## mac
module mac(
input clk, 
input rstn, 
input vld_i, 
input [215:0] win, 
input [215:0] din,
output[ 20:0] acc_o, 
output        vld_o
);
clock: 5.1 ns
lec_check: 0
cap_margin: 15
core_margin: 2
core_utilization: 72
cts_cluster_diameter: 28
setup_slack_margin: 1.23
slew_margin: 20
run.sh (not shown) runs the stock make flow with config.mk's settings and CLKGATE_MAP_FILE=.
The first run reached the layout checks and failed them: setup timing.
Change:
CAP_MARGIN = 20   (was 15)
CORE_UTILIZATION = 66   (was 72)
CTS_CLUSTER_DIAMETER = not set   (was 28)
Outcome:
- Now the flow passed the timing, design-rule and antenna checks
- clock skew fell by 0.027 ns
- fmax rose by 6.6%
- worst setup slack improved by 0.33 ns
- die area rose by 9.0%
- clock-buffer cell count fell by 131
- area after synthesis stays the same

Starting RTL as in the previous note.
Settings: LEC_CHECK=0, CAP_MARGIN=20, CORE_MARGIN=2, CORE_UTILIZATION=72, SLEW_MARGIN=20, TNS_END_PERCENT=10; clock period 4.43 ns.
The first run finished but fails on negative hold slack, negative setup slack.
Edit:
CAP_MARGIN = 10   (was 20)
CTS_CLUSTER_DIAMETER = 25   (was not set)
CTS_CLUSTER_SIZE = 43   (was not set)
SETUP_SLACK_MARGIN = 1.22   (was not set)
TNS_END_PERCENT = not set   (was 10)
clock period = 4.83 ns   (was 4.43 ns; I/O delays follow)
Result: Now the flow completed, yet does not pass: negative setup slack; design area grows by about 4%; critical path depth went down by 1; non-clock buffer count fell by 637; synthesized area does not change; worst setup slack loses 0.35 ns; sequential share of layout area decreases by 1.0 points; via count rose by about 9%; core utilization climbs by 3.6 points.
Edit:
CAP_MARGIN = 20   (was 10)
CORE_UTILIZATION = 40   (was 72)
CTS_CLUSTER_DIAMETER = not set   (was 25)
CTS_CLUSTER_SIZE = not set   (was 43)
SETUP_SLACK_MARGIN = not set   (was 1.22)
clock period = 6.0 ns   (was 4.83 ns; I/O delays follow)
Outcome:
- This time the run finished with timing, DRC and antenna clean
- fmax increases by 7.8%
- hold slack gets better by 0.24 ns
- cell area decreases by 8.9%
Edit:
CORE_UTILIZATION = 68   (was 40)
What happened: Final area is lower by about 2%; die area is lower by 41%; synthesized cell count is unchanged; maximum frequency is lower by 2.8%; wire length is higher by 0.85%; non-clock buffer count is lower by 4; synthesized area is unchanged.

Starting RTL as in the previous note.
make LEC_CHECK=0 CAP_MARGIN=30 CELL_PAD_IN_SITES_GLOBAL_PLACEMENT=1 CORE_MARGIN=2 CORE_UTILIZATION=52 CTS_CLUSTER_DIAMETER=135 MAX_ROUTING_LAYER=met4 PLACE_DENSITY=0.48 SETUP_SLACK_MARGIN=0.78 SLEW_MARGIN=35 finish   # period 4.52 ns
The starting point ran to the end with violations: negative setup slack.
Next try:
Settings changed: CAP_MARGIN 30 to 20, CELL_PAD_IN_SITES_GLOBAL_PLACEMENT 1 to not set, CORE_UTILIZATION 52 to 24, CTS_CLUSTER_DIAMETER 135 to not set, MAX_ROUTING_LAYER met4 to not set, PLACE_DENSITY 0.48 to not set, SETUP_SLACK_MARGIN 0.78 to not set, SLEW_MARGIN 35 to 20.
Clock period 4.52 ns to 5.52 ns, I/O delays scaled along.
Now the flow finished clean.
Critical path depth stays the same.
Synthesized cell count stays the same.
Maximum frequency falls by 8.4%.
Hold slack improves by 0.0065 ns.
Routed wire length climbs by 7.5%.
Die size came out higher by 120%.
Global-route usage fell by 12 points.
Final cell count increases by 17%.
Setup slack improved by 0.55 ns.

mac again, from the RTL that the note above started with.
make LEC_CHECK=0 CAP_MARGIN=15 CELL_PAD_IN_SITES_DETAIL_PLACEMENT=2 CORE_MARGIN=2 CORE_UTILIZATION=52 GPL_ROUTABILITY_DRIVEN=0 MAX_ROUTING_LAYER=met4 SETUP_SLACK_MARGIN=0.41 SLEW_MARGIN=20 finish   # period 3.99 ns
The first run stopped in detailed placement (3_5_place_dp) with DPL-0033.
Edit:
Settings changed: CAP_MARGIN 15 to 20, CELL_PAD_IN_SITES_DETAIL_PLACEMENT 2 to default, CORE_UTILIZATION 52 to 66, GPL_ROUTABILITY_DRIVEN 0 to default, MAX_ROUTING_LAYER met4 to default, SETUP_SLACK_MARGIN 0.41 to 0.85.
Clock period 3.99 ns to 5.09 ns, I/O delays scaled along.
Effect:
- Now the flow completed without violations
- area after synthesis does not change
- die area drops by 21%
- synthesized cell count is unchanged
Edit:
Settings changed: ABC_AREA from default to 1, CORE_UTILIZATION 66 to 72, CTS_CLUSTER_DIAMETER from default to 201, PLACE_DENSITY_LB_ADDON from default to 0.01, SETUP_SLACK_MARGIN 0.85 to default, TNS_END_PERCENT from default to 5.
Clock period 5.09 ns to 4.29 ns, I/O delays scaled along.
=>
- With this change the flow finished with negative setup slack left
- global-route usage goes up by 6.3 points
- routed wire length went up by 21%
- clock-buffer cell count rose by 4
- hold slack is better by 0.098 ns
- die area shrinks by 3.3%
Edit:
Settings changed: ABC_AREA 1 to default, CORE_UTILIZATION 72 to 40, CTS_CLUSTER_DIAMETER 201 to default, PLACE_DENSITY_LB_ADDON 0.01 to default, TNS_END_PERCENT 5 to default.
Clock period 4.29 ns to 5.52 ns, I/O delays scaled along.
What happened: This time the run went through all stages and came out clean. Wire length goes down by 20%. Die size grows by 70%. Via count shrinks by 23%. Final cell count goes down by 11%. Synthesized area is lower by 5.2%. Non-clock buffer count is lower by 1460. Final area falls by 9.2%. Clock skew came out lower by 0.018 ns. Clock-buffer cell count climbs by 3. Setup slack improves by 1.1 ns. Fmax went down by 1.9%.
